$ cat design.v
module Registers  (
    input clk,
    input rst,
    input [31:0] in,
    output reg [31:0]  out
);
always @(posedge clk )
begin
    if(rst == 1'b1)
    begin
        out<=0;
    end
    else 
    begin
        out<=in;
    end
end
endmodule
module full_adder
(input i_bit1,input i_bit2, input i_carry,output o_sum,output o_carry);
wire g1,p1;
assign g1=i_bit1 & i_bit2;
assign p1=i_bit1 ^ i_bit2;
assign o_sum=p1 ^ i_carry;
assign o_carry = g1 | (p1&i_carry);
endmodule
module four_bit_adder(input [3:0] A,input [3:0]  B,input Cin,  output [3:0]  Sum,output   Cout);
    wire [3:0] C; 
    genvar i;
    generate
        for (i = 0; i < 4; i = i + 1) begin : loop
            full_adder FA(
                .i_bit1(A[i]),
                .i_bit2(B[i]),
                .i_carry(i == 0 ? Cin : C[i - 1]),
                .o_sum(Sum[i]),
                .o_carry(C[i])
            );
        end
    endgenerate
    assign Cout=C[3];
endmodule
module CSA  #(parameter N = 32)(input [N-1:0] A,input [N-1:0]  B,input Cin,  output [N-1:0]  Sum,output   Cout,output Overflow);
    wire [N-1:0] S0;
    wire [N-1:0] S1;
    wire [(N/4)-1:0] C0;
    wire [(N/4)-1:0] C1;
    wire [(N/4)-1:0] C;
    four_bit_adder A_inst(.A(A[3:0]),.B(B[3:0]),.Cin(Cin),.Sum(Sum[3:0]),.Cout(C[0])); 
    genvar i;
    generate
        for (i = 0; i < N/4-1; i = i + 1) begin : loop1
            four_bit_adder A0(
                .A(A[i*4+7:i*4+4]),
                .B(B[i*4+7:i*4+4]),
                .Cin(1'b0),
                .Sum(S0[i*4+7:i*4+4]),
                .Cout(C0[i+1])
            );
            four_bit_adder A1(
                .A(A[i*4+7:i*4+4]),
                .B(B[i*4+7:i*4+4]),
                .Cin(1'b1),
                .Sum(S1[i*4+7:i*4+4]),
                .Cout(C1[i+1])
            );
        end
    endgenerate
    genvar j;
    generate
    for (j = 0; j < N/4-1; j = j + 1) begin : loop2
        assign Sum[j*4+7:j*4+4] = C[j] ? S1[j*4+7:j*4+4] : S0[j*4+7:j*4+4];
        assign C[j+1] = C[j] ? C1[j+1] : C0[j+1];
    end
endgenerate
    assign Cout=C[(N/4)-1];
    assign Overflow=(A[N-1]==B[N-1]&&(A[N-1])!=Sum[N-1]);
endmodule
module normalizer
(input [23:0] A_mantissa,input [7:0] A_exponent, output  reg [22:0] O_mantissa ,output reg [7:0] O_exponent);
reg [23:0] temp_mantissa;
always @ (*)
begin 
    if(A_mantissa[23:0]==24'b000000000000000000000001)
    begin 
        temp_mantissa=A_mantissa<<23;
        O_exponent=A_exponent-23;
    end
    else if(A_mantissa[23:1]==23'b00000000000000000000001)
    begin 
        temp_mantissa=A_mantissa<<22;
        O_exponent=A_exponent-22;
    end
    else if(A_mantissa[23:2]==22'b0000000000000000000001)
    begin 
        temp_mantissa=A_mantissa<<21;
        O_exponent=A_exponent-21;
    end
    else if(A_mantissa[23:3]==21'b000000000000000000001)
    begin 
        temp_mantissa=A_mantissa<<20;
        O_exponent=A_exponent-20;
    end
    else if(A_mantissa[23:4]==20'b00000000000000000001)
    begin 
        temp_mantissa=A_mantissa<<19;
        O_exponent=A_exponent-19;
    end
    else if(A_mantissa[23:5]==19'b0000000000000000001)
    begin 
        temp_mantissa=A_mantissa<<18;
        O_exponent=A_exponent-18;
    end
    else if(A_mantissa[23:6]==18'b000000000000000001)
    begin 
        temp_mantissa=A_mantissa<<17;
        O_exponent=A_exponent-17;
    end
    else if(A_mantissa[23:7]==17'b00000000000000001)
    begin 
        temp_mantissa=A_mantissa<<16;
        O_exponent=A_exponent-16;
    end
    else if(A_mantissa[23:8]==16'b0000000000000001)
    begin 
        temp_mantissa=A_mantissa<<15;
        O_exponent=A_exponent-15;
    end
    else if(A_mantissa[23:9]==15'b000000000000001)
    begin 
        temp_mantissa=A_mantissa<<14;
        O_exponent=A_exponent-14;
    end
    else if(A_mantissa[23:10]==14'b00000000000001)
    begin 
        temp_mantissa=A_mantissa<<13;
        O_exponent=A_exponent-13;
    end
    else if(A_mantissa[23:11]==13'b0000000000001)
    begin 
        temp_mantissa=A_mantissa<<12;
        O_exponent=A_exponent-12;
    end
    else if(A_mantissa[23:12]==12'b000000000001)
    begin 
        temp_mantissa=A_mantissa<<11;
        O_exponent=A_exponent-11;
    end
    else if(A_mantissa[23:13]==11'b00000000001)
    begin 
        temp_mantissa=A_mantissa<<10;
        O_exponent=A_exponent-10;
    end
    else if(A_mantissa[23:14]==10'b0000000001)
    begin 
        temp_mantissa=A_mantissa<<9;
        O_exponent=A_exponent-9;
    end
    else if(A_mantissa[23:15]==9'b000000001)
    begin 
        temp_mantissa=A_mantissa<<8;
        O_exponent=A_exponent-8;
    end
    else if(A_mantissa[23:16]==8'b00000001)
    begin 
        temp_mantissa=A_mantissa<<7;
        O_exponent=A_exponent-7;
    end
    else if(A_mantissa[23:17]==7'b0000001)
    begin 
        temp_mantissa=A_mantissa<<6;
        O_exponent=A_exponent-6;
    end
    else if(A_mantissa[23:18]==6'b000001)
    begin 
        temp_mantissa=A_mantissa<<5;
        O_exponent=A_exponent-5;
    end
    else if(A_mantissa[23:19]==5'b00001)
    begin 
        temp_mantissa=A_mantissa<<4;
        O_exponent=A_exponent-4;
    end
    else if(A_mantissa[23:20]==4'b0001)
    begin 
        temp_mantissa=A_mantissa<<3;
        O_exponent=A_exponent-3;
    end
    else if(A_mantissa[23:21]==3'b001)
    begin 
        temp_mantissa=A_mantissa<<2;
        O_exponent=A_exponent-2;
    end
    else if(A_mantissa[23:22]==3'b01)
    begin 
        temp_mantissa=A_mantissa<<1;
        O_exponent=A_exponent-1;
    end
    else 
    begin
        temp_mantissa=A_mantissa;
        O_exponent=A_exponent;
    end 
O_mantissa=temp_mantissa[22:0];
end
endmodule
module FPA
(input [31:0] A, input [31:0] B, output [31:0] Sum,output Cout,output reg of);
reg  A_sign;
reg  B_sign;
reg  O_sign;
reg [7:0] A_exponent ;
reg [7:0] B_exponent ;
wire [7:0] O_exponent ;
reg [24:0] O_temp1_exponent ;
reg [24:0] O_temp2_exponent ;
reg [23:0] A_mantissa ;
reg [23:0] B_mantissa ;
reg [23:0] temp1_mantissa ;
reg [23:0] temp2_mantissa ;
reg [23:0] O_mantissa ;
reg [24:0] O_temp1_mantissa ;
reg [24:0] O_temp2_mantissa ;
reg [7:0] temp ;
wire [7:0] final_exponent ;
wire [22:0] final_mantissa ;
wire [7:0] pre_exponent ;
wire [22:0] pre_mantissa ;
reg [23:0] A_Adder ;
reg [23:0] B_Adder ;
wire [23:0] Sum_Adder ;
wire Cin ;
wire c ;
 CSA #(24) c1( A_Adder,B_Adder,Cin,Sum_Adder ,c ,overflow);
assign Cin=1'b0;
always @ (*)
begin
    A_sign=A[31];
    B_sign=B[31];
    A_exponent=A[30:23];
    B_exponent=B[30:23];
    A_mantissa = {1'b1,A[22:0]};
    B_mantissa ={1'b1,B[22:0]};
    if(A_exponent > B_exponent ) begin
        temp=A_exponent-B_exponent;
        O_temp1_exponent=A_exponent;
        B_mantissa=B_mantissa>>temp;
    end
    else if (A_exponent < B_exponent )begin
        temp=B_exponent-A_exponent;
        O_temp1_exponent=B_exponent;
        temp1_mantissa=A_mantissa>>temp;
        A_mantissa=temp1_mantissa;
    end
    else 
    begin
        O_temp1_exponent=A_exponent;
    end
    if(A_sign == B_sign )
    begin
        A_Adder=A_mantissa;
        B_Adder=B_mantissa;
        O_sign=A_sign;
        O_temp1_mantissa={c,Sum_Adder};
    end
     else 
    begin
        if(A_sign==1'b1)
        begin
            temp1_mantissa=~A_mantissa+1'b1;
            temp2_mantissa=B_mantissa;
            A_Adder=temp1_mantissa;
            B_Adder=temp2_mantissa;
            O_temp2_mantissa={c,Sum_Adder};
            if(A_mantissa>= B_mantissa)
            begin 
                O_temp1_mantissa=~O_temp2_mantissa+1;
                O_temp1_mantissa[24]=1'b0;
            end
            else
            begin 
                O_temp1_mantissa=O_temp2_mantissa;
                O_temp1_mantissa[24]=1'b0;
            end
        end
        else 
        begin
            temp1_mantissa=A_mantissa;
            temp2_mantissa=~B_mantissa+1'b1;
            A_Adder=temp1_mantissa;
            B_Adder=temp2_mantissa;
            O_temp2_mantissa={c,Sum_Adder};
            if(A_mantissa <= B_mantissa)
            begin 
                O_temp1_mantissa=~O_temp2_mantissa+1;
                O_temp1_mantissa[24]=1'b0;
            end
            else
            begin 
                O_temp1_mantissa=O_temp2_mantissa;
                O_temp1_mantissa[24]=1'b0;
            end
        end
        if(A_mantissa>B_mantissa)
            O_sign=A_sign;
        else if(A_mantissa<B_mantissa)
            O_sign=B_sign;
        else
        begin
            O_sign=1'b0;
        end
    end
    if(O_temp1_mantissa[24]==1'b1)
    begin
        O_temp2_exponent=O_temp1_exponent+25'd1;
        O_mantissa=O_temp1_mantissa[24:1];
        if(O_mantissa == 23'd0 &  O_temp1_exponent== A_exponent & O_temp1_exponent== B_exponent )
            begin
                O_temp1_exponent=23'd0;
            end
        else
            O_temp1_exponent=O_temp2_exponent;
    end else
    begin
        O_mantissa=O_temp1_mantissa[23:0];
        if(O_mantissa == 23'd0 &  O_temp1_exponent== A_exponent & O_temp1_exponent== B_exponent )
            begin
                O_temp1_exponent=23'd0;
            end
   end 
end
assign O_exponent=O_temp1_exponent;
normalizer N_instance( O_mantissa, O_exponent, pre_mantissa , pre_exponent);
always @ (*)
begin
    if(pre_exponent == 8'd255  || A[30:23] == 8'd255  || B[30:23] == 8'd255)
        of=1'b1;
    else
        of=1'b0;
end
assign final_exponent = of ? 8'd0 : pre_exponent;
assign final_mantissa = of ? 23'd0 : pre_mantissa;
assign Sum={O_sign & ~of,final_exponent,final_mantissa};
assign Cout=O_temp1_mantissa[24];
endmodule
module FPA_final (
input clk,
input rst,
input [31 : 0] in1,
input [31 : 0] in2,
output [31 : 0] OUT
);
wire [31 : 0]A;
wire [31 : 0]B;
wire [31 : 0]C;
Registers operand1_reg (clk,rst, in1, A);
Registers operand2_reg (clk, rst, in2, B);
FPA B1 ( .A(A), .B(B), .Sum(C), .Cout(), .of());
Registers output_reg (clk,rst, C, OUT);
endmodule
$ cat run.sh
#!/bin/bash
# the make line also repeats each setting of config.mk as NAME=value (left out here)
make -C /OpenROAD-flow-scripts/flow DESIGN_CONFIG=/design/flow/config.mk WORK_HOME=/design/flow/orfs CLKGATE_MAP_FILE= finish
$ cat config.mk
export PLATFORM = sky130hd
export DESIGN_NAME = FPA_final
export DESIGN_NICKNAME = FPA_final
export VERILOG_FILES = /design/flow/design.v
export SDC_FILE = /design/flow/constraint.sdc
export NUM_CORES = 4
export LEC_CHECK = 0
export CAP_MARGIN = 20
export CELL_PAD_IN_SITES_GLOBAL_PLACEMENT = 2
export CORE_ASPECT_RATIO = 1.97
export CORE_MARGIN = 2
export CORE_UTILIZATION = 40
export CTS_CLUSTER_DIAMETER = 382
export CTS_CLUSTER_SIZE = 19
export SLEW_MARGIN = 20
$ cat constraint.sdc
create_clock -name core_clock -period 22.0 [get_ports {clk}]
set_input_delay 4.4000 -clock core_clock [delete_from_list [all_inputs] [get_ports {clk}]]
set_output_delay 4.4000 -clock core_clock [all_outputs]
set_load 0.01 [all_outputs]
==> results of run 1 <==
metrics by stage:
step	total power, mW	cell area (um^2)
after floorplan	1.39	16400
after global placement	2.07	17900
after detailed placement	2.07	17900
after CTS	2.25	18200
per-layer routing:
| layer | track usage [%] | overflow |
|---|---|---|
| met1 | 43.5 | 0 |
| met2 | 80.2 | 4 |
| met3 | 18.7 | 0 |
| met4 | 55.3 | 5 |
| met5 | 1.05 | 0 |
==> impl_metrics.py, run 1 <==
# Auto-generated metrics
metrics = {
    "synth": {
        "synth.area.top_cells": "dfxtp_1 (12%), nand2_1 (6.2%), a21oi_1 (5.8%), ha_1 (5.5%), nor2_1 (5.1%)",
        "ff_type": "dfxtp_1",
        "largest_area_cell": "dfxtp_1",
        "yosysMostFrequentCell": "nand2_1",
        "synth_warnings": 4,
        "mux_area_share_pct": 5.37,
        "simple_gate_share_pct": 28.5,
        "xor_area_share_pct": 5.78,
        "syn_inst": 2385,
        "logic_family": "AND-OR/OR-AND gates",
        "edf_count": 0,
        "synth.distinct_cells": 103,
        "synth_adder_area_share_pct": 7.95,
        "syn_area_per_cell_um2": 6.86,
        "synth_chip_area_mm2": 0.0164,
        "top_cells_by_count": "nand2_1 (270), nor2_1 (223), a21oi_1 (188), clkbuf_1 (134), o21ai_0 (133)",
        "async_flop_share_pct": 0,
        "ys_cells": 2385,
        "synth_flop_count": 96,
        "synth_seq_share_pct": 11.7,
        "netlist_area_mm2": 0.0164,
        "synth-compound-area-share_pct": 33.4,
        "fp_nets": 2543,
        "top_cell_area_share_pct": 11.7,
    },
    "placed_design": {
        "gp_congestion": 1.12,
        "dp_cells": 2917,
        "port-buffer-count": 97,
        "dpl.hpwl_mm": 77.2,
        "pre_cts_slack_ns": 2.66,
    },
    "cts": {
        "cts_resized": 0,
        "cts_buffer_depth": 2,
        "htreeDepth": 3,
        "cts_buffers": 9,
        "holdBufCountCts": 0,
        "clock_sinks": 96,
        "clockRootBuffer": "clkbuf_16",
        "post_cts_buffers": 0,
    },
    "floorplan": {
        "die_area_mm2": 0.0426,
        "ios": 98,
        "core_area_mm2": 0.0406,
        "die_height_um": 288,
        "rows": 104,
        "die_x_um": 148,
        "fp_util_pct": 40.3,
    },
    "outcome": {
        "status": "did not finish",
        "haltStage": "global routing",
        "stop_error": "[ERROR GRT-0116] Global routing finished with congestion. Check the congestion regions in the DRC Viewer.",
    },
    "global_route": {
        "grt_overflow": 9,
        "grt.total_usage_pct": 49.2,
    },
}
==> inputs of run 2 (changes only) <==
- CAP_MARGIN: 20 -> 40
- CELL_PAD_IN_SITES_GLOBAL_PLACEMENT: 2 -> 1
- CORE_ASPECT_RATIO: 1.97 -> 0.5
- CORE_MARGIN: 2 -> 8
- CORE_UTILIZATION: 40 -> 30
- CTS_CLUSTER_DIAMETER: 382 -> 254
- CTS_CLUSTER_SIZE: 19 -> 98
- GPL_TIMING_DRIVEN: not set -> 0
- PLACE_DENSITY: not set -> 0.41
- TNS_END_PERCENT: not set -> 5
==> impl_metrics.py, run 2 <==
# Auto-generated metrics
metrics = {
    "outcome": {
        "status": "complete, no violations",
    },
    "floorplan": {
        "core_area_mm2": 0.0538,
        "die_area_mm2": 0.0627,
        "fp_util_pct": 30.4,
        "rows": 60,
        "ios": 98,
        "die_height_um": 181,
        "die_x_um": 346,
    },
    "power": {
        "p_int_uw": 892,
        "pg_comb_mw": 1.90,
        "power_switching_mw": 1.41,
        "p_per_area_mw_per_mm2": 122,
        "pg_seq_uw": 217,
        "swShare_pct": 61.3,
        "top_power_group": "combinational logic",
        "ir_drop_mv": 0.0535,
        "combPwrFrac_pct": 82.5,
        "p_clk_share_pct": 8.1,
        "power_clock_uw": 186,
        "pwr-share-seq_pct": 9.4,
        "p_leak_nw": 6.78,
    },
    "setup_path": {
        "slowest_delay_ns": 0.48,
        "endpoint_kind": "flop",
        "reg2reg_to": "output_reg.out[7]$_SDFF_PP0_",
        "path_delay_family": "adder cells",
        "setup.worst_path.start_class": "flop",
        "worstSetupEndpoint": "output_reg.out[7]$_SDFF_PP0_",
        "arrival_ns": 21.05,
        "r2r_start": "operand1_reg.out[29]$_SDFF_PP0_",
        "worst_path_most_repeated_cell": "fa_1",
        "crit_cells": 73,
        "crit_slowest_cell": "clkbuf_1",
        "ff2ff_path_depth": 73,
        "rrSetupSlack_ns": 1.24,
        "crit_fanout": 12,
        "cp_data_required_time_ns": 22.29,
        "crit_start": "operand1_reg.out[29]$_SDFF_PP0_",
        "path_class": "reg -> reg",
        "cp_num_buf_inv": 19,
    },
    "sta": {
        "fin_skew_ns": 0.0117,
        "setup_violations": 0,
        "worst_slack_ns": 1.24,
        "final.period_utilization_pct": 94.4,
        "rsz0062_at_grt": "no",
        "slew_headroom_pct": 30.8,
        "worst_pin_slew_ns": 1.01,
        "fin_crit_ns": 20.76,
        "fmax_mhz": 48.2,
        "drv_slew": 0,
        "hold_violations": 0,
    },
    "synth": {
        "top_cell_area_share_pct": 11.7,
        "ys_cells": 2385,
        "logic_family": "AND-OR/OR-AND gates",
        "syn_inst": 2385,
        "synth_flop_count": 96,
        "top_cells_by_count": "nand2_1 (270), nor2_1 (223), a21oi_1 (188), clkbuf_1 (134), o21ai_0 (133)",
        "mux_area_share_pct": 5.37,
        "netlist_area_mm2": 0.0164,
        "synth_chip_area_mm2": 0.0164,
        "synth_seq_share_pct": 11.7,
        "synth_adder_area_share_pct": 7.95,
        "edf_count": 0,
        "ff_type": "dfxtp_1",
        "fp_nets": 2543,
        "simple_gate_share_pct": 28.5,
        "synth_warnings": 4,
        "xor_area_share_pct": 5.78,
        "largest_area_cell": "dfxtp_1",
        "syn_area_per_cell_um2": 6.86,
        "synth.distinct_cells": 103,
        "synth-compound-area-share_pct": 33.4,
        "yosysMostFrequentCell": "nand2_1",
        "synth.area.top_cells": "dfxtp_1 (12%), nand2_1 (6.2%), a21oi_1 (5.8%), ha_1 (5.5%), nor2_1 (5.1%)",
        "async_flop_share_pct": 0,
    },
    "layout": {
        "fin_nets": 2685,
        "area_growth_syn_to_layout_pct": 15.2,
        "fin_area_mm2": 0.0188,
    },
    "route": {
        "drtAntennaViolNets": 0,
        "routed_via_density": 6.20,
        "drtIter0Drc": 2377,
        "wire_per_inst_um": 27.7,
        "wl_mm": 90.0,
        "vias": 20140,
        "drc": 0,
        "dr.pass1.iters": 9,
    },
    "global_route": {
        "use_met2_pct": 42.8,
        "met1_usage_pct": 38.6,
        "met3_usage_pct": 4.66,
        "grt_busiest_layer": "met2",
        "grt_antenna_before_repair": 3,
        "grt_overflow": 0,
        "grt.total_usage_pct": 27.5,
        "grt_max_degree": 19,
        "grt_pass1_wl_mm": 133,
        "grt_pass1_vias": 19372,
    },
    "placed_design": {
        "dpl.hpwl_mm": 72.9,
        "gp_congestion": 0.955,
        "postPlaceCellArea_mm2": 0.0184,
        "pre_cts_slack_ns": 0.642,
        "port-buffer-count": 97,
    },
    "worst_hold_path": {
        "min_to": "output_reg.out[31]$_SDFF_PP0_",
        "hold_class": "reg -> reg",
        "hp-start": "operand2_reg.out[31]$_SDFF_PP0_",
        "holdPathStages": 2,
    },
    "cts": {
        "clock_sinks": 96,
        "clockRootBuffer": "clkbuf_16",
        "cts_buffers": 9,
        "htreeDepth": 3,
        "holdBufCountCts": 0,
        "clkTransAtPathRegs_ns": 0.08,
        "cts_tree": "done",
        "cts_buffer_depth": 2,
        "clkLatencyLatePin_ns": 0.40,
    },
    "run": {
        "warning_count": 56,
        "max_cap_viol_count": 0,
    },
}
-- run 2: metrics by stage --
stage	setup TNS [ns]	utilization (%)	power [mW]	cells	hold WS, ns
2_1_floorplan	0	-	1.39	2385	0.567
5_1_grt	0	35.0	2.44	3245	0.736
3_3_place_gp	-0.00579	33.9	2.06	3195	0.677
4_1_cts	0	34.8	2.25	3234	0.679
6_report	0	35.0	2.30	3246	0.661
3_5_place_dp	0	34.2	2.05	3218	0.661
-- run 2: cell type report --
type,count,area [um^2]
Antenna cell,1,2.50
Buffer,196,885
Clock buffer,10,239
Clock inverter,6,83.8
Fill cell,6019,35000
Inverter,81,304
Multi-Input combinational cell,2012,13300
Sequential cell,96,1920
Tap cell,713,892
Timing Repair Buffer,131,1210
-- run 2: layer usage --
layer,up-vias,routed length [um]
li1,9226,-
met1,9777,41700
met2,962,39100
met3,171,6450
met4,4,2760
met5,-,27
-- run 2: timing repair --
item,4_1_cts,5_1_grt
endpoints found under the setup margin,0,32
setup buffers,0,2
resized,0,4
==> inputs of run 3 (changes only) <==
- CAP_MARGIN: 40 -> 20
- CELL_PAD_IN_SITES_GLOBAL_PLACEMENT: 1 -> not set
- CORE_ASPECT_RATIO: 0.5 -> not set
- CORE_MARGIN: 8 -> 2
- CORE_UTILIZATION: 30 -> 67
- CTS_CLUSTER_DIAMETER: 254 -> 30
- CTS_CLUSTER_SIZE: 98 -> 46
- GPL_TIMING_DRIVEN: 0 -> not set
- MAX_ROUTING_LAYER: not set -> met4
- PLACE_DENSITY: 0.41 -> not set
- SETUP_SLACK_MARGIN: not set -> 2.23
- TNS_END_PERCENT: 5 -> not set
- clock period: 22.0 -> 14.9 ns (I/O delays scaled with it)
==> impl_metrics.py, run 3 <==
# Auto-generated metrics
metrics = {
    "outcome": {
        "status": "did not finish",
        "haltStage": "global routing",
        "stop_error": "[ERROR GRT-0232] Routing congestion too high. Check the congestion heatmap in the GUI.",
    },
    "placed_design": {
        "gp_congestion": 1.34,
        "dp_cells": 2930,
        "port-buffer-count": 97,
        "postPlaceCellArea_mm2": 0.0195,
        "dpl.hpwl_mm": 56.0,
    },
    "cts": {
        "htreeDepth": 3,
        "holdBufCountCts": 0,
        "cts_buffers": 9,
        "cts_buffer_depth": 2,
        "clock_sinks": 96,
        "clockRootBuffer": "clkbuf_16",
    },
    "synth": {
        "logic_family": "AND-OR/OR-AND gates",
        "fp_nets": 2543,
        "simple_gate_share_pct": 28.5,
        "synth-compound-area-share_pct": 33.4,
        "syn_inst": 2385,
        "yosysMostFrequentCell": "nand2_1",
        "top_cell_area_share_pct": 11.7,
        "largest_area_cell": "dfxtp_1",
        "xor_area_share_pct": 5.78,
        "syn_area_per_cell_um2": 6.86,
        "synth_warnings": 4,
        "mux_area_share_pct": 5.37,
        "netlist_area_mm2": 0.0164,
        "synth_seq_share_pct": 11.7,
        "synth.distinct_cells": 103,
        "top_cells_by_count": "nand2_1 (270), nor2_1 (223), a21oi_1 (188), clkbuf_1 (134), o21ai_0 (133)",
        "synth.area.top_cells": "dfxtp_1 (12%), nand2_1 (6.2%), a21oi_1 (5.8%), ha_1 (5.5%), nor2_1 (5.1%)",
        "ff_type": "dfxtp_1",
        "edf_count": 0,
        "async_flop_share_pct": 0,
        "synth_adder_area_share_pct": 7.95,
        "synth_flop_count": 96,
        "ys_cells": 2385,
        "synth_chip_area_mm2": 0.0164,
    },
    "floorplan": {
        "fp_util_pct": 67.7,
        "ios": 98,
        "die_height_um": 160,
        "die_area_mm2": 0.0257,
        "die_x_um": 160,
        "rows": 57,
        "core_area_mm2": 0.0242,
    },
    "global_route": {
        "grt_overflow": 4,
        "grt.total_usage_pct": 75.2,
    },
}
[run 3: stage by stage]
stage / power, mW / TNS (ns) / setup slack, ns / hold WS (ns)
2_1_floorplan: 2.08 / -0.477 / -0.0585 / 0.567
3_3_place_gp: 3.02 / -3.61 / -0.171 / 0.758
3_5_place_dp: 3.08 / -20.08 / -0.686 / 0.784
4_1_cts: 3.41 / -0.678 / -0.0595 / 0.801
[run 3: metal layers]
metal / overflow / GRT usage [%]
met5: - / -
met3: 1 / 56.5
met4: 0 / 64.8
met2: 2 / 91.1
met1: 1 / 77.8
[run 3: what timing repair did]
action                     in CTS
setup endpoints to repair      32
buffers inserted               14
resized                        82
cloned                          1
pin swaps                      15
==> inputs of run 4 (changes only) <==
- ABC_AREA: not set -> 1
- CORE_UTILIZATION: 67 -> 64
- CTS_CLUSTER_DIAMETER: 30 -> not set
- CTS_CLUSTER_SIZE: 46 -> not set
- MAX_ROUTING_LAYER: met4 -> not set
- PLACE_DENSITY: not set -> 0.42
- SETUP_SLACK_MARGIN: 2.23 -> not set
- TNS_END_PERCENT: not set -> 10
- clock period: 14.9 -> 16.2 ns (I/O delays scaled with it)
==> impl_metrics.py, run 4 <==
# Auto-generated metrics
metrics = {
    "cts": {
        "clockRootBuffer": "clkbuf_16",
        "cts_tree": "done",
        "cts_buffers": 9,
        "cts_buffer_depth": 2,
        "clkTransAtPathRegs_ns": 0.08,
        "holdBufCountCts": 0,
        "htreeDepth": 3,
        "clkLatencyLatePin_ns": 0.37,
        "clock_sinks": 96,
    },
    "synth": {
        "mux_area_share_pct": 0,
        "edf_count": 0,
        "largest_area_cell": "nand2_1",
        "syn_area_per_cell_um2": 5.60,
        "xor_area_share_pct": 5.38,
        "synth-compound-area-share_pct": 22.0,
        "fp_nets": 3003,
        "top_cells_by_count": "nand2_1 (703), inv_1 (415), nor2_1 (300), o21ai_0 (216), nand3_1 (178)",
        "synth.distinct_cells": 67,
        "ff_type": "dfxtp_1",
        "async_flop_share_pct": 0,
        "netlist_area_mm2": 0.0159,
        "yosysMostFrequentCell": "nand2_1",
        "synth.area.top_cells": "nand2_1 (17%), dfxtp_1 (12%), inv_1 (9.8%), nor2_1 (7.1%), o21ai_0 (6.8%)",
        "synth_flop_count": 96,
        "syn_inst": 2845,
        "synth_seq_share_pct": 12.1,
        "synth_adder_area_share_pct": 8.17,
        "top_cell_area_share_pct": 16.6,
        "synth_warnings": 4,
        "simple_gate_share_pct": 37.8,
        "ys_cells": 2845,
        "logic_family": "simple AND/OR/NAND/NOR gates",
        "synth_chip_area_mm2": 0.0159,
    },
    "worst_hold_path": {
        "holdPathStages": 4,
        "hp-start": "operand1_reg.out[31]$_SDFF_PP0_",
        "min_to": "output_reg.out[31]$_SDFF_PP0_",
        "hold_class": "reg -> reg",
    },
    "route": {
        "wire_per_inst_um": 18.4,
        "drtIter0Drc": 3797,
        "routed_via_density": 6.31,
        "drc": 0,
        "drtAntennaViolNets": 0,
        "wl_mm": 59.7,
        "dr.pass1.iters": 10,
        "vias": 20459,
    },
    "floorplan": {
        "core_area_mm2": 0.0244,
        "fp_util_pct": 65.3,
        "rows": 57,
        "die_area_mm2": 0.0262,
        "die_x_um": 162,
        "ios": 98,
        "die_height_um": 162,
    },
    "power": {
        "top_power_group": "combinational logic",
        "power_clock_uw": 248,
        "p_per_area_mw_per_mm2": 225,
        "pwr-share-seq_pct": 7.2,
        "p_leak_nw": 8.68,
        "finalPower_mw": 4.08,
        "ir_drop_mv": 0.222,
        "power_switching_mw": 2.51,
        "pg_comb_mw": 3.54,
        "swShare_pct": 61.4,
        "pg_seq_uw": 293,
        "p_clk_share_pct": 6.1,
        "combPwrFrac_pct": 86.7,
        "p_int_mw": 1.57,
    },
    "setup_path": {
        "worstSetupEndpoint": "output_reg.out[2]$_SDFF_PP0_",
        "crit_cells": 86,
        "cp_data_required_time_ns": 16.46,
        "rrSetupSlack_ns": 0.55,
        "cp_num_buf_inv": 16,
        "endpoint_kind": "flop",
        "slowest_delay_ns": 0.51,
        "path_delay_family": "adder cells",
        "ff2ff_path_depth": 86,
        "r2r_start": "operand1_reg.out[23]$_SDFF_PP0_",
        "crit_fanout": 18,
        "arrival_ns": 15.91,
        "worst_path_most_repeated_cell": "nand2_1",
        "reg2reg_to": "output_reg.out[2]$_SDFF_PP0_",
        "crit_slowest_cell": "clkinv_1",
        "crit_start": "operand1_reg.out[23]$_SDFF_PP0_",
        "setup.worst_path.start_class": "flop",
        "path_class": "reg -> reg",
    },
    "global_route": {
        "grt_pass1_vias": 17871,
        "grt_overflow": 0,
        "grt.total_usage_pct": 42.5,
        "grt_antenna_before_repair": 1,
        "grt_pass1_wl_mm": 90.6,
        "grt_max_degree": 67,
    },
    "sta": {
        "fin_skew_ns": 0.0138,
        "setup_violations": 0,
        "worst_slack_ns": 0.550,
        "drv_slew": 0,
        "slew_headroom_pct": 31.4,
        "rsz0062_at_grt": "yes",
        "fmax_mhz": 63.9,
        "fin_crit_ns": 15.65,
        "hold_slack_ns": 0.998,
        "worst_pin_slew_ns": 1.02,
        "hold_violations": 0,
        "final.period_utilization_pct": 96.6,
    },
    "layout": {
        "area_growth_syn_to_layout_pct": 13.6,
        "fillCellCount": 2141,
        "instances_no_fill": 3242,
        "fin_nets": 3070,
    },
    "placed_design": {
        "dpl.hpwl_mm": 44.5,
        "port-buffer-count": 97,
        "dp_cells": 3202,
        "gp_congestion": 1.19,
        "pre_cts_slack_ns": -0.531,
    },
    "run": {
        "max_cap_viol_count": 0,
        "warning_count": 57,
    },
    "outcome": {
        "status": "complete, no violations",
    },
}
[run 4: through the flow]
stage	utilization (%)	cell area, um^2	setup TNS [ns]
3_3_place_gp	70.5	17200	-3.79
2_1_floorplan	-	15900	0
4_1_cts	72.2	17600	0
5_1_grt	74.2	18100	-8.13
6_report	74.2	18100	0
3_5_place_dp	70.5	17200	-14.59
[run 4: per-layer routing]
layer,share of wire (%),routed length [um],global-route usage [%]
met1,38,22700,56.2
met2,41,24700,65.2
met3,14,8370,9.04
met4,6.6,3940,22.4
met5,0.017,10,0
[run 4: repair_timing]
item,4_1_cts,5_1_grt
setup buffers,2,19
endpoints found under the setup margin,32,32
gates cloned,0,2
resized,29,96
hold endpoints to repair,0,0
pin swaps,2,27
[run 4: layout make-up]
cell class,count,area [um^2],area share (%)
multi-input cells,2163,12000,66.4
inverters,459,1750,9.66
well taps,324,405,2.24
repair buffers,183,1680,9.28
clock inverters,6,91.3,0.505
flip-flops and latches,96,1930,10.6
clock buffers,10,229,1.26
diodes,1,2.50,0.0138
==> inputs of run 5 (changes only) <==
- CAP_MARGIN: 20 -> 0
- CELL_PAD_IN_SITES_GLOBAL_PLACEMENT: not set -> 1
- CORE_ASPECT_RATIO: not set -> 0.5
- CORE_UTILIZATION: 64 -> 48
- CTS_CLUSTER_DIAMETER: not set -> 254
- CTS_CLUSTER_SIZE: not set -> 98
- PLACE_DENSITY: 0.42 -> 0.41
- TNS_END_PERCENT: 10 -> 5
- clock period: 16.2 -> 22.0 ns (I/O delays scaled with it)
==> impl_metrics.py, run 5 <==
# Auto-generated metrics
metrics = {
    "outcome": {
        "status": "complete, no violations",
    },
    "synth": {
        "syn_area_per_cell_um2": 5.60,
        "async_flop_share_pct": 0,
        "synth_seq_share_pct": 12.1,
        "ys_cells": 2845,
        "fp_nets": 3003,
        "synth_flop_count": 96,
        "synth.area.top_cells": "nand2_1 (17%), dfxtp_1 (12%), inv_1 (9.8%), nor2_1 (7.1%), o21ai_0 (6.8%)",
        "synth.distinct_cells": 67,
        "syn_inst": 2845,
        "simple_gate_share_pct": 37.8,
        "synth-compound-area-share_pct": 22.0,
        "logic_family": "simple AND/OR/NAND/NOR gates",
        "mux_area_share_pct": 0,
        "top_cell_area_share_pct": 16.6,
        "yosysMostFrequentCell": "nand2_1",
        "netlist_area_mm2": 0.0159,
        "synth_warnings": 4,
        "largest_area_cell": "nand2_1",
        "ff_type": "dfxtp_1",
        "edf_count": 0,
        "xor_area_share_pct": 5.38,
        "top_cells_by_count": "nand2_1 (703), inv_1 (415), nor2_1 (300), o21ai_0 (216), nand3_1 (178)",
        "synth_chip_area_mm2": 0.0159,
        "synth_adder_area_share_pct": 8.17,
    },
    "global_route": {
        "grt_overflow": 0,
        "grt_antenna_before_repair": 0,
        "grt.total_usage_pct": 35.2,
        "grt_max_degree": 67,
        "grt_pass1_wl_mm": 96.4,
        "grt_pass1_vias": 16959,
    },
    "route": {
        "drtAntennaViolNets": 0,
        "num_antenna_cells": 0,
        "vias": 19093,
        "drc": 0,
        "drtIter0Drc": 2141,
        "wire_per_inst_um": 18.8,
        "dr.pass1.iters": 6,
        "routed_via_density": 5.79,
        "wl_mm": 61.9,
    },
    "setup_path": {
        "setup.worst_path.start_class": "flop",
        "crit_fanout": 45,
        "crit_cells": 87,
        "reg2reg_to": "output_reg.out[13]$_SDFF_PP0_",
        "path_delay_family": "adder cells",
        "endpoint_kind": "flop",
        "cp_data_required_time_ns": 22.25,
        "slowest_delay_ns": 0.71,
        "path_class": "reg -> reg",
        "worst_path_most_repeated_cell": "nand2_1",
        "worstSetupEndpoint": "output_reg.out[13]$_SDFF_PP0_",
        "cp_num_buf_inv": 14,
        "rrSetupSlack_ns": 2.86,
        "crit_start": "operand1_reg.out[23]$_SDFF_PP0_",
        "ff2ff_path_depth": 87,
        "r2r_start": "operand1_reg.out[23]$_SDFF_PP0_",
        "crit_slowest_cell": "o21ai_1",
        "arrival_ns": 19.39,
    },
    "layout": {
        "fillCellCount": 3578,
        "fin_area_mm2": 0.0174,
        "fin_nets": 3011,
        "area_growth_syn_to_layout_pct": 9.01,
    },
    "floorplan": {
        "core_area_mm2": 0.0329,
        "fp_util_pct": 48.5,
        "die_area_mm2": 0.0348,
        "die_x_um": 262,
        "rows": 47,
        "die_height_um": 133,
        "ios": 98,
    },
    "worst_hold_path": {
        "hold_class": "reg -> reg",
        "holdPathStages": 4,
        "hp-start": "operand1_reg.out[31]$_SDFF_PP0_",
        "min_to": "output_reg.out[31]$_SDFF_PP0_",
    },
    "sta": {
        "fmax_mhz": 52.2,
        "fin_skew_ns": 0.0145,
        "hold_violations": 0,
        "rsz0062_at_grt": "no",
        "worst_pin_slew_ns": 0.833,
        "worst_slack_ns": 2.86,
        "final.period_utilization_pct": 87.0,
        "finalSetupTns_ns": 0,
        "fin_crit_ns": 19.14,
        "setup_violations": 0,
        "slew_headroom_pct": 44.1,
        "drv_slew": 0,
    },
    "placed_design": {
        "postPlaceCellArea_mm2": 0.0171,
        "dpl.hpwl_mm": 47.9,
        "gp_congestion": 1.01,
        "pre_cts_slack_ns": 3.46,
        "port-buffer-count": 97,
    },
    "power": {
        "p_int_mw": 1.06,
        "p_leak_nw": 8.34,
        "pg_comb_mw": 2.49,
        "top_power_group": "combinational logic",
        "power_switching_mw": 1.81,
        "pg_seq_uw": 217,
        "pwr-share-seq_pct": 7.5,
        "p_per_area_mw_per_mm2": 165,
        "ir_drop_mv": 0.0660,
        "p_clk_share_pct": 5.8,
        "swShare_pct": 63.1,
        "combPwrFrac_pct": 86.6,
        "power_clock_uw": 167,
    },
    "run": {
        "warning_count": 56,
        "max_cap_viol_count": 0,
    },
    "cts": {
        "cts_tree": "done",
        "clkLatencyLatePin_ns": 0.38,
        "cts_buffers": 9,
        "holdBufCountCts": 0,
        "clockRootBuffer": "clkbuf_16",
        "cts_buffer_depth": 2,
        "htreeDepth": 3,
        "post_cts_buffers": 0,
        "clock_sinks": 96,
        "clkTransAtPathRegs_ns": 0.08,
        "cts_resized": 0,
    },
}
run 5: layout make-up:
class                   count  area (um^2)  area share [%]
multi-input cells        2162        11700            67.3
flip-flops and latches     96         1920            11.1
inverters                 459         1730            9.93
repair buffers            125         1180            6.77
well taps                 441          552            3.18
clock buffers               9          225            1.30
clock inverters             7         81.3           0.468
run 5: through the flow:
stage               instances  hold WS [ns]  util (%)  power (mW)
floorplan                2845         0.513         -        1.98
global placement         3283         0.688      51.9        2.61
detailed placement       3283         0.674      51.9        2.61
CTS                      3299         0.687      52.8        2.79
global route             3299         0.722      52.8        3.14
finish                   3299         0.679      52.8        2.87
run 5: routing by layer:
metal / vias to the layer above / global-route usage (%) / wire length, um
li1: 9261 / - / -
met1: 8721 / 49.6 / 27600
met2: 953 / 53.7 / 26400
met3: 158 / 6.28 / 5750
met4: 0 / 11.9 / 2180
met5: - / 0 / 0
==> inputs of run 6 (changes only) <==
- CAP_MARGIN: 0 -> 20
- CORE_ASPECT_RATIO: 0.5 -> not set
- CORE_MARGIN: 2 -> 3
- CORE_UTILIZATION: 48 -> 40
- CTS_CLUSTER_DIAMETER: 254 -> not set
- CTS_CLUSTER_SIZE: 98 -> 35
- GPL_TIMING_DRIVEN: not set -> 0
- HOLD_SLACK_MARGIN: not set -> 0.14
- MIN_ROUTING_LAYER: not set -> met1
- PLACE_DENSITY: 0.41 -> not set
- PLACE_DENSITY_LB_ADDON: not set -> 0.06
- SLEW_MARGIN: 20 -> 15
- TNS_END_PERCENT: 5 -> not set
- clock period: 22.0 -> 27.8 ns (I/O delays scaled with it)
==> impl_metrics.py, run 6 <==
# Auto-generated metrics
metrics = {
    "setup_path": {
        "crit_start": "operand1_reg.out[23]$_SDFF_PP0_",
        "arrival_ns": 20.66,
        "worstSetupEndpoint": "output_reg.out[15]$_SDFF_PP0_",
        "cp_num_buf_inv": 17,
        "crit_fanout": 12,
        "crit_cells": 101,
        "endpoint_kind": "flop",
        "reg2reg_to": "output_reg.out[15]$_SDFF_PP0_",
        "rrSetupSlack_ns": 7.41,
        "worst_path_most_repeated_cell": "nand2_1",
        "crit_slowest_cell": "clkbuf_1",
        "path_delay_family": "adder cells",
        "slowest_delay_ns": 0.67,
        "cp_data_required_time_ns": 28.08,
        "path_class": "reg -> reg",
        "setup.worst_path.start_class": "flop",
        "r2r_start": "operand1_reg.out[23]$_SDFF_PP0_",
        "ff2ff_path_depth": 101,
    },
    "sta": {
        "fin_crit_ns": 20.39,
        "worst_pin_slew_ns": 1.10,
        "setup_violations": 0,
        "hold_violations": 0,
        "final.period_utilization_pct": 73.3,
        "drv_slew": 0,
        "finalSetupTns_ns": 0,
        "rsz0062_at_grt": "no",
        "fmax_mhz": 49.1,
        "fin_skew_ns": 0.0198,
        "slew_headroom_pct": 26.3,
        "worst_slack_ns": 7.41,
    },
    "floorplan": {
        "ios": 98,
        "die_x_um": 206,
        "rows": 72,
        "die_height_um": 206,
        "core_area_mm2": 0.0390,
        "fp_util_pct": 40.8,
        "die_area_mm2": 0.0423,
    },
    "synth": {
        "synth-compound-area-share_pct": 22.0,
        "yosysMostFrequentCell": "nand2_1",
        "top_cells_by_count": "nand2_1 (703), inv_1 (415), nor2_1 (300), o21ai_0 (216), nand3_1 (178)",
        "edf_count": 0,
        "logic_family": "simple AND/OR/NAND/NOR gates",
        "top_cell_area_share_pct": 16.6,
        "netlist_area_mm2": 0.0159,
        "xor_area_share_pct": 5.38,
        "fp_nets": 3003,
        "synth_seq_share_pct": 12.1,
        "synth_flop_count": 96,
        "mux_area_share_pct": 0,
        "ff_type": "dfxtp_1",
        "async_flop_share_pct": 0,
        "synth_chip_area_mm2": 0.0159,
        "largest_area_cell": "nand2_1",
        "syn_area_per_cell_um2": 5.60,
        "simple_gate_share_pct": 37.8,
        "synth_warnings": 4,
        "syn_inst": 2845,
        "synth_adder_area_share_pct": 8.17,
        "synth.area.top_cells": "nand2_1 (17%), dfxtp_1 (12%), inv_1 (9.8%), nor2_1 (7.1%), o21ai_0 (6.8%)",
        "synth.distinct_cells": 67,
        "ys_cells": 2845,
    },
    "route": {
        "num_antenna_cells": 0,
        "wire_per_inst_um": 20.7,
        "routed_via_density": 5.70,
        "vias": 19840,
        "dr.pass1.iters": 6,
        "drc": 0,
        "drtIter0Drc": 2353,
        "wl_mm": 72.1,
        "drtAntennaViolNets": 0,
    },
    "worst_hold_path": {
        "holdPathStages": 5,
        "min_to": "output_reg.out[31]$_SDFF_PP0_",
        "hold_class": "reg -> reg",
        "hp-start": "operand1_reg.out[31]$_SDFF_PP0_",
    },
    "power": {
        "power_switching_mw": 1.56,
        "pg_comb_mw": 2.10,
        "swShare_pct": 64.7,
        "p_clk_share_pct": 5.5,
        "top_power_group": "combinational logic",
        "p_leak_nw": 8.49,
        "power_clock_uw": 133,
        "p_int_uw": 852,
        "p_per_area_mw_per_mm2": 135,
        "ir_drop_mv": 0.0680,
        "combPwrFrac_pct": 87.3,
        "pg_seq_uw": 173,
        "pwr-share-seq_pct": 7.2,
    },
    "cts": {
        "clkLatencyLatePin_ns": 0.39,
        "post_cts_buffers": 0,
        "cts_tree": "done",
        "cts_buffer_depth": 2,
        "clockRootBuffer": "clkbuf_16",
        "clock_sinks": 96,
        "cts_resized": 0,
        "holdBufCountCts": 0,
        "cts_buffers": 9,
        "htreeDepth": 3,
        "clkTransAtPathRegs_ns": 0.09,
    },
    "layout": {
        "logic_area_mm2": 0.0117,
        "area_growth_syn_to_layout_pct": 12.0,
        "seq_area_mm2": 0.00192,
        "fin_nets": 3113,
        "fillCellCount": 4285,
    },
    "global_route": {
        "grt_antenna_before_repair": 1,
        "grt_overflow": 0,
        "grt.total_usage_pct": 33.4,
        "grt_max_degree": 19,
        "grt_pass1_vias": 18183,
        "grt_pass1_wl_mm": 109,
    },
    "outcome": {
        "status": "complete, no violations",
    },
    "run": {
        "warning_count": 54,
        "max_cap_viol_count": 0,
    },
    "placed_design": {
        "pre_cts_slack_ns": 7.87,
        "port-buffer-count": 97,
        "gp_congestion": 1.02,
        "dpl.hpwl_mm": 59.2,
    },
}
-- run 6: layout make-up --
type,instances,share of cell area [%]
repair buffers,99,5.51
well taps,518,3.63
inverters,459,9.67
clock inverters,7,0.336
clock buffers,9,1.26
flip-flops and latches,96,10.8
multi-input cells,2162,65.5
plain buffers,128,3.38
-- run 6: layer usage --
metal | track usage (%) | wire, um
met1 | 46.4 | 31600
met2 | 51.7 | 30900
met3 | 5.28 | 6500
met4 | 13.6 | 3160
met5 | 0 | 0
-- run 6: metrics by stage --
| stage | std cells | area, um^2 | hold slack, ns | util [%] | power [mW] |
|---|---|---|---|---|---|
| after global routing | 3478 | 17900 | 0.875 | 45.8 | 2.60 |
| after CTS | 3477 | 17800 | 0.857 | 45.7 | 2.33 |
| after detailed placement | 3461 | 17600 | 0.843 | 45.0 | 2.19 |
| final | 3478 | 17900 | 0.848 | 45.8 | 2.41 |
| after global placement | 3460 | 17600 | 1.05 | 45.0 | 2.19 |
| after floorplan | 2845 | 15900 | 0.513 | - | 1.57 |
==> inputs of run 7 (changes only) <==
- ABC_AREA: 1 -> not set
- CELL_PAD_IN_SITES_GLOBAL_PLACEMENT: 1 -> not set
- CORE_MARGIN: 3 -> 2
- CORE_UTILIZATION: 40 -> 45
- CTS_CLUSTER_DIAMETER: not set -> 146
- CTS_CLUSTER_SIZE: 35 -> 99
- GPL_TIMING_DRIVEN: 0 -> not set
- HOLD_SLACK_MARGIN: 0.14 -> not set
- MIN_ROUTING_LAYER: met1 -> not set
- PLACE_DENSITY_LB_ADDON: 0.06 -> not set
- SETUP_SLACK_MARGIN: not set -> -0.28
- SLEW_MARGIN: 15 -> 20
- TNS_END_PERCENT: not set -> 100
- clock period: 27.8 -> 22.0 ns (I/O delays scaled with it)
==> impl_metrics.py, run 7 <==
# Auto-generated metrics
metrics = {
    "synth": {
        "simple_gate_share_pct": 28.5,
        "synth_seq_share_pct": 11.7,
        "edf_count": 0,
        "fp_nets": 2543,
        "syn_inst": 2385,
        "mux_area_share_pct": 5.37,
        "top_cells_by_count": "nand2_1 (270), nor2_1 (223), a21oi_1 (188), clkbuf_1 (134), o21ai_0 (133)",
        "ff_type": "dfxtp_1",
        "async_flop_share_pct": 0,
        "synth-compound-area-share_pct": 33.4,
        "synth.area.top_cells": "dfxtp_1 (12%), nand2_1 (6.2%), a21oi_1 (5.8%), ha_1 (5.5%), nor2_1 (5.1%)",
        "syn_area_per_cell_um2": 6.86,
        "largest_area_cell": "dfxtp_1",
        "synth_chip_area_mm2": 0.0164,
        "top_cell_area_share_pct": 11.7,
        "synth_warnings": 4,
        "netlist_area_mm2": 0.0164,
        "synth.distinct_cells": 103,
        "ys_cells": 2385,
        "logic_family": "AND-OR/OR-AND gates",
        "synth_flop_count": 96,
        "xor_area_share_pct": 5.78,
        "synth_adder_area_share_pct": 7.95,
        "yosysMostFrequentCell": "nand2_1",
    },
    "power": {
        "pg_seq_uw": 220,
        "swShare_pct": 60.2,
        "p_clk_share_pct": 7.7,
        "ir_drop_mv": 0.0929,
        "top_power_group": "combinational logic",
        "p_per_area_mw_per_mm2": 123,
        "pg_comb_mw": 1.81,
        "power_switching_mw": 1.33,
        "pwr-share-seq_pct": 10.0,
        "power_clock_uw": 169,
        "combPwrFrac_pct": 82.3,
        "p_leak_nw": 6.57,
        "p_int_uw": 876,
    },
    "setup_path": {
        "reg2reg_to": "output_reg.out[13]$_SDFF_PP0_",
        "arrival_ns": 20.02,
        "slowest_delay_ns": 0.99,
        "endpoint_kind": "flop",
        "crit_start": "operand1_reg.out[23]$_SDFF_PP0_",
        "crit_fanout": 48,
        "crit_slowest_cell": "ha_1",
        "crit_cells": 60,
        "path_delay_family": "adder cells",
        "rrSetupSlack_ns": 2.21,
        "cp_num_buf_inv": 8,
        "path_class": "reg -> reg",
        "worstSetupEndpoint": "output_reg.out[13]$_SDFF_PP0_",
        "cp_data_required_time_ns": 22.23,
        "r2r_start": "operand1_reg.out[23]$_SDFF_PP0_",
        "ff2ff_path_depth": 60,
        "setup.worst_path.start_class": "flop",
        "worst_path_most_repeated_cell": "fa_1",
    },
    "worst_hold_path": {
        "min_to": "output_reg.out[31]$_SDFF_PP0_",
        "holdPathStages": 2,
        "hold_class": "reg -> reg",
        "hp-start": "operand2_reg.out[31]$_SDFF_PP0_",
    },
    "cts": {
        "clkLatencyLatePin_ns": 0.40,
        "clock_sinks": 96,
        "holdBufCountCts": 0,
        "clockRootBuffer": "clkbuf_16",
        "post_cts_buffers": 0,
        "clkTransAtPathRegs_ns": 0.09,
        "htreeDepth": 3,
        "cts_buffers": 9,
        "cts_tree": "done",
        "cts_buffer_depth": 2,
        "cts_resized": 0,
    },
    "route": {
        "drc": 0,
        "wl_mm": 78.9,
        "routed_via_density": 7.20,
        "wire_per_inst_um": 27.8,
        "dr.pass1.iters": 9,
        "vias": 20406,
        "drtIter0Drc": 3719,
        "drtAntennaViolNets": 0,
        "num_antenna_cells": 0,
    },
    "global_route": {
        "grt_pass1_vias": 18591,
        "grt_pass1_wl_mm": 117,
        "grt_overflow": 0,
        "grt.total_usage_pct": 40.4,
        "grt_antenna_before_repair": 4,
        "grt_max_degree": 66,
    },
    "placed_design": {
        "gp_congestion": 1.07,
        "dp_cells": 2819,
        "port-buffer-count": 97,
        "dpl.hpwl_mm": 60.1,
    },
    "sta": {
        "finalSetupTns_ns": 0,
        "slew_headroom_pct": 15.9,
        "rsz0062_at_grt": "no",
        "drv_slew": 0,
        "fmax_mhz": 50.5,
        "final.period_utilization_pct": 89.9,
        "worst_pin_slew_ns": 1.25,
        "hold_violations": 0,
        "setup_violations": 0,
        "fin_crit_ns": 19.79,
        "fin_skew_ns": 0.0230,
    },
    "floorplan": {
        "die_x_um": 195,
        "core_area_mm2": 0.0357,
        "rows": 69,
        "die_height_um": 195,
        "ios": 98,
        "fp_util_pct": 45.9,
        "die_area_mm2": 0.0379,
    },
    "run": {
        "warning_count": 54,
        "max_cap_viol_count": 0,
    },
    "layout": {
        "area_growth_syn_to_layout_pct": 9.51,
        "instances_no_fill": 2835,
        "fin_nets": 2527,
    },
    "outcome": {
        "status": "complete, no violations",
    },
}
## run 7: area by class of cell
type / count / area [um^2]
Timing Repair Buffer: 169 / 1510
Multi-Input combinational cell: 2012 / 13300
Inverter: 81 / 304
Tap cell: 461 / 577
Fill cell: 3648 / 17700
Clock inverter: 6 / 60.1
Sequential cell: 96 / 1920
Clock buffer: 10 / 239
## run 7: layer usage
layer / global-route usage (%) / wire length (um) / vias to the layer above
met2: 55.2 / 30400 / 1664
li1: - / - / 8901
met4: 15.5 / 3220 / 2
met1: 59.0 / 33500 / 9608
met3: 11.8 / 11700 / 231
met5: 0 / 11 / -
## run 7: metrics by stage
stage	area (um^2)	power (mW)	setup WS, ns	hold slack (ns)	utilization (%)
after floorplan	16400	1.39	5.38	0.567	-
after global placement	17600	1.92	2.79	0.840	49.3
after detailed placement	17600	1.93	2.48	0.852	49.3
after CTS	17900	2.11	2.38	0.899	50.2
after global routing	17900	2.31	1.20	0.919	50.3
final	17900	2.20	2.21	0.897	50.3
==> inputs of run 8 (changes only) <==
- CAP_MARGIN: 20 -> 40
- CELL_PAD_IN_SITES_GLOBAL_PLACEMENT: not set -> 2
- CORE_ASPECT_RATIO: not set -> 1.97
- CORE_UTILIZATION: 45 -> 24
- CTS_CLUSTER_DIAMETER: 146 -> 382
- CTS_CLUSTER_SIZE: 99 -> 19
- SETUP_SLACK_MARGIN: -0.28 -> not set
- TNS_END_PERCENT: 100 -> 5
==> impl_metrics.py, run 8 <==
# Auto-generated metrics
metrics = {
    "layout": {
        "fin_nets": 2601,
        "area_growth_syn_to_layout_pct": 16.7,
        "utilization_pct": 28.3,
    },
    "worst_hold_path": {
        "hold_class": "reg -> reg",
        "holdPathStages": 2,
        "hp-start": "operand1_reg.out[31]$_SDFF_PP0_",
        "min_to": "output_reg.out[31]$_SDFF_PP0_",
    },
    "synth": {
        "mux_area_share_pct": 5.37,
        "synth_flop_count": 96,
        "synth.area.top_cells": "dfxtp_1 (12%), nand2_1 (6.2%), a21oi_1 (5.8%), ha_1 (5.5%), nor2_1 (5.1%)",
        "yosysMostFrequentCell": "nand2_1",
        "synth_warnings": 4,
        "logic_family": "AND-OR/OR-AND gates",
        "async_flop_share_pct": 0,
        "largest_area_cell": "dfxtp_1",
        "netlist_area_mm2": 0.0164,
        "xor_area_share_pct": 5.78,
        "synth.distinct_cells": 103,
        "syn_inst": 2385,
        "edf_count": 0,
        "synth_adder_area_share_pct": 7.95,
        "syn_area_per_cell_um2": 6.86,
        "top_cell_area_share_pct": 11.7,
        "synth_chip_area_mm2": 0.0164,
        "synth_seq_share_pct": 11.7,
        "synth-compound-area-share_pct": 33.4,
        "fp_nets": 2543,
        "ys_cells": 2385,
        "ff_type": "dfxtp_1",
        "top_cells_by_count": "nand2_1 (270), nor2_1 (223), a21oi_1 (188), clkbuf_1 (134), o21ai_0 (133)",
        "simple_gate_share_pct": 28.5,
    },
    "power": {
        "p_leak_nw": 6.96,
        "p_int_uw": 930,
        "pg_comb_mw": 2.02,
        "combPwrFrac_pct": 83.6,
        "p_clk_share_pct": 7.5,
        "p_per_area_mw_per_mm2": 127,
        "swShare_pct": 61.5,
        "ir_drop_mv": 0.0528,
        "top_power_group": "combinational logic",
        "pwr-share-seq_pct": 9.0,
        "power_switching_mw": 1.49,
        "pg_seq_uw": 216,
        "power_clock_uw": 180,
    },
    "floorplan": {
        "die_x_um": 190,
        "rows": 134,
        "fp_util_pct": 24.2,
        "die_area_mm2": 0.0704,
        "ios": 98,
        "core_area_mm2": 0.0676,
        "die_height_um": 370,
    },
    "setup_path": {
        "rrSetupSlack_ns": 2.22,
        "crit_slowest_cell": "a2111oi_0",
        "path_class": "reg -> reg",
        "r2r_start": "operand1_reg.out[23]$_SDFF_PP0_",
        "endpoint_kind": "flop",
        "setup.worst_path.start_class": "flop",
        "cp_num_buf_inv": 7,
        "worst_path_most_repeated_cell": "fa_1",
        "cp_data_required_time_ns": 22.26,
        "crit_start": "operand1_reg.out[23]$_SDFF_PP0_",
        "arrival_ns": 20.05,
        "ff2ff_path_depth": 63,
        "slowest_delay_ns": 0.81,
        "reg2reg_to": "output_reg.out[16]$_SDFF_PP0_",
        "crit_cells": 63,
        "worstSetupEndpoint": "output_reg.out[16]$_SDFF_PP0_",
        "crit_fanout": 13,
        "path_delay_family": "adder cells",
    },
    "cts": {
        "clkTransAtPathRegs_ns": 0.09,
        "cts_resized": 0,
        "cts_buffers": 9,
        "clockRootBuffer": "clkbuf_16",
        "post_cts_buffers": 0,
        "htreeDepth": 3,
        "clock_sinks": 96,
        "clkLatencyLatePin_ns": 0.42,
        "cts_buffer_depth": 2,
        "cts_tree": "done",
        "holdBufCountCts": 0,
    },
    "outcome": {
        "status": "complete, no violations",
    },
    "global_route": {
        "grt.total_usage_pct": 29.3,
        "grt_max_degree": 66,
        "grt_antenna_before_repair": 5,
        "grt_pass1_vias": 20185,
        "grt_overflow": 0,
        "grt_pass1_wl_mm": 147,
    },
    "sta": {
        "drv_slew": 0,
        "final.period_utilization_pct": 89.9,
        "hold_violations": 0,
        "fin_skew_ns": 0.0120,
        "fin_crit_ns": 19.78,
        "setup_violations": 0,
        "slew_headroom_pct": 38.9,
        "finalSetupTns_ns": 0,
        "fmax_mhz": 50.5,
        "worst_pin_slew_ns": 0.911,
        "rsz0062_at_grt": "no",
    },
    "placed_design": {
        "gp_congestion": 1.01,
        "dpl.hpwl_mm": 83.4,
        "port-buffer-count": 97,
    },
    "route": {
        "drtAntennaViolNets": 0,
        "wire_per_inst_um": 31.1,
        "drtIter0Drc": 1809,
        "vias": 20249,
        "wl_mm": 104,
        "dr.pass1.iters": 10,
        "drc": 0,
        "routed_via_density": 6.07,
    },
    "run": {
        "warning_count": 54,
        "max_cap_viol_count": 0,
    },
}
[run 8: per-stage QoR]
stage | hold WS [ns] | total power, mW | worst slack (ns) | cell area, um^2 | std cells
after CTS | 0.843 | 2.34 | 2.59 | 19000 | 3323
after global placement | 0.841 | 2.16 | 2.47 | 18500 | 3289
after global routing | 0.931 | 2.53 | 1.42 | 19100 | 3332
final | 0.851 | 2.42 | 2.22 | 19100 | 3335
after detailed placement | 0.841 | 2.15 | 2.67 | 18700 | 3307
after floorplan | 0.567 | 1.39 | 5.38 | 16400 | 2385
[run 8: per-layer routing]
| metal | GRT usage [%] | up-vias | routed length (um) |
|---|---|---|---|
| li1 | - | 9038 | - |
| met1 | 24.6 | 9781 | 31200 |
| met2 | 55.1 | 980 | 54700 |
| met3 | 6.17 | 444 | 5210 |
| met4 | 29.1 | 6 | 12600 |
| met5 | 0 | - | 38 |
[run 8: cell type report]
cell class                      instances  area [um^2]
Tap cell                              884         1110
Antenna cell                            3         7.51
Clock inverter                          7         86.3
Timing Repair Buffer                  243         2110
Multi-Input combinational cell       2012        13300
Clock buffer                            9          225
Sequential cell                        96         1920
Inverter                               81          304
Fill cell                            7530        48500
==> inputs of run 9 (changes only) <==
- CELL_PAD_IN_SITES_GLOBAL_PLACEMENT: 2 -> not set
- CORE_ASPECT_RATIO: 1.97 -> not set
- CORE_UTILIZATION: 24 -> 68
- CTS_CLUSTER_DIAMETER: 382 -> 347
- CTS_CLUSTER_SIZE: 19 -> 45
- SETUP_SLACK_MARGIN: not set -> -0.64
- TNS_END_PERCENT: 5 -> not set
- clock period: 22.0 -> 11.6 ns (I/O delays scaled with it)
==> impl_metrics.py, run 9 <==
# Auto-generated metrics
metrics = {
    "placed_design": {
        "pre_cts_slack_ns": -4.64,
        "dpl.hpwl_mm": 74.0,
        "dp_cells": 3340,
        "port-buffer-count": 97,
        "gp_congestion": 1.34,
    },
    "synth": {
        "synth_flop_count": 96,
        "fp_nets": 2543,
        "synth_seq_share_pct": 11.7,
        "yosysMostFrequentCell": "nand2_1",
        "edf_count": 0,
        "synth.area.top_cells": "dfxtp_1 (12%), nand2_1 (6.2%), a21oi_1 (5.8%), ha_1 (5.5%), nor2_1 (5.1%)",
        "logic_family": "AND-OR/OR-AND gates",
        "syn_area_per_cell_um2": 6.86,
        "synth_adder_area_share_pct": 7.95,
        "top_cells_by_count": "nand2_1 (270), nor2_1 (223), a21oi_1 (188), clkbuf_1 (134), o21ai_0 (133)",
        "async_flop_share_pct": 0,
        "synth.distinct_cells": 103,
        "mux_area_share_pct": 5.37,
        "xor_area_share_pct": 5.78,
        "synth_warnings": 4,
        "top_cell_area_share_pct": 11.7,
        "synth_chip_area_mm2": 0.0164,
        "simple_gate_share_pct": 28.5,
        "syn_inst": 2385,
        "ys_cells": 2385,
        "largest_area_cell": "dfxtp_1",
        "ff_type": "dfxtp_1",
        "netlist_area_mm2": 0.0164,
        "synth-compound-area-share_pct": 33.4,
    },
    "floorplan": {
        "die_x_um": 159,
        "fp_util_pct": 69.5,
        "rows": 56,
        "ios": 98,
        "core_area_mm2": 0.0235,
        "die_height_um": 159,
        "die_area_mm2": 0.0253,
    },
    "outcome": {
        "stop_error": "[ERROR DPL-0038] Utilization greater than 100%, impossible to legalize",
        "status": "did not finish",
        "haltStage": "clock tree synthesis",
    },
}
## run 9: through the flow
step	utilization [%]	hold WS, ns	TNS [ns]	instance area, um^2
floorplan	-	0.567	-103.52	16600
detailed placement	96.2	0.879	-146.04	22600
global placement	96.1	0.824	-108.13	22600
==> inputs of run 10 (changes only) <==
- ABC_AREA: not set -> 0
- CAP_MARGIN: 40 -> 20
- CORE_ASPECT_RATIO: not set -> 0.78
- CORE_MARGIN: 2 -> 9
- CORE_UTILIZATION: 68 -> 50
- CTS_CLUSTER_DIAMETER: 347 -> not set
- CTS_CLUSTER_SIZE: 45 -> 89
- GPL_TIMING_DRIVEN: not set -> 1
- MAX_ROUTING_LAYER: not set -> met5
- MIN_ROUTING_LAYER: not set -> met2
- PLACE_DENSITY_LB_ADDON: not set -> 0.25
- SETUP_SLACK_MARGIN: -0.64 -> not set
- TNS_END_PERCENT: not set -> 20
- clock period: 11.6 -> 20.0 ns (I/O delays scaled with it)
==> impl_metrics.py, run 10 <==
# Auto-generated metrics
metrics = {
    "synth": {
        "netlist_area_mm2": 0.0164,
        "synth_chip_area_mm2": 0.0164,
        "logic_family": "AND-OR/OR-AND gates",
        "fp_nets": 2543,
        "simple_gate_share_pct": 28.5,
        "synth_flop_count": 96,
        "edf_count": 0,
        "ys_cells": 2385,
        "synth.area.top_cells": "dfxtp_1 (12%), nand2_1 (6.2%), a21oi_1 (5.8%), ha_1 (5.5%), nor2_1 (5.1%)",
        "yosysMostFrequentCell": "nand2_1",
        "synth_adder_area_share_pct": 7.95,
        "syn_inst": 2385,
        "syn_area_per_cell_um2": 6.86,
        "top_cell_area_share_pct": 11.7,
        "async_flop_share_pct": 0,
        "largest_area_cell": "dfxtp_1",
        "top_cells_by_count": "nand2_1 (270), nor2_1 (223), a21oi_1 (188), clkbuf_1 (134), o21ai_0 (133)",
        "ff_type": "dfxtp_1",
        "synth-compound-area-share_pct": 33.4,
        "xor_area_share_pct": 5.78,
        "synth_warnings": 4,
        "synth.distinct_cells": 103,
        "mux_area_share_pct": 5.37,
        "synth_seq_share_pct": 11.7,
    },
    "placed_design": {
        "port-buffer-count": 97,
        "dpl.hpwl_mm": 61.9,
        "gp_congestion": 1.25,
    },
    "cts": {
        "cts_buffer_depth": 2,
        "cts_resized": 0,
        "holdBufCountCts": 0,
        "clock_sinks": 96,
        "post_cts_buffers": 0,
        "htreeDepth": 3,
        "clockRootBuffer": "clkbuf_16",
        "cts_buffers": 9,
    },
    "floorplan": {
        "core_area_mm2": 0.0322,
        "rows": 58,
        "die_x_um": 223,
        "die_height_um": 178,
        "ios": 98,
        "fp_util_pct": 50.8,
        "die_area_mm2": 0.0396,
    },
    "outcome": {
        "stop_error": "[ERROR GRT-0116] Global routing finished with congestion. Check the congestion regions in the DRC Viewer.",
        "haltStage": "global routing",
        "status": "did not finish",
    },
    "global_route": {
        "grt_overflow": 428,
        "grt.total_usage_pct": 74.7,
    },
}
==> run 10: stage by stage <==
step	cell area [um^2]	hold slack, ns	cells	utilization, %	setup WS, ns
4_1_cts	17900	0.944	2798	55.4	1.02
3_3_place_gp	17600	0.853	2782	54.5	1.55
2_1_floorplan	16400	0.567	2385	-	3.38
3_5_place_dp	17600	0.914	2782	54.5	1.09
==> run 10: layer usage <==
| layer | overflow | track usage [%] |
|---|---|---|
| met1 | - | - |
| met2 | 4 | 76.3 |
| met3 | 355 | 90.0 |
| met4 | 16 | 46.1 |
| met5 | 53 | 69.7 |
No activity file was given, so power comes from the tool's default toggle rates.
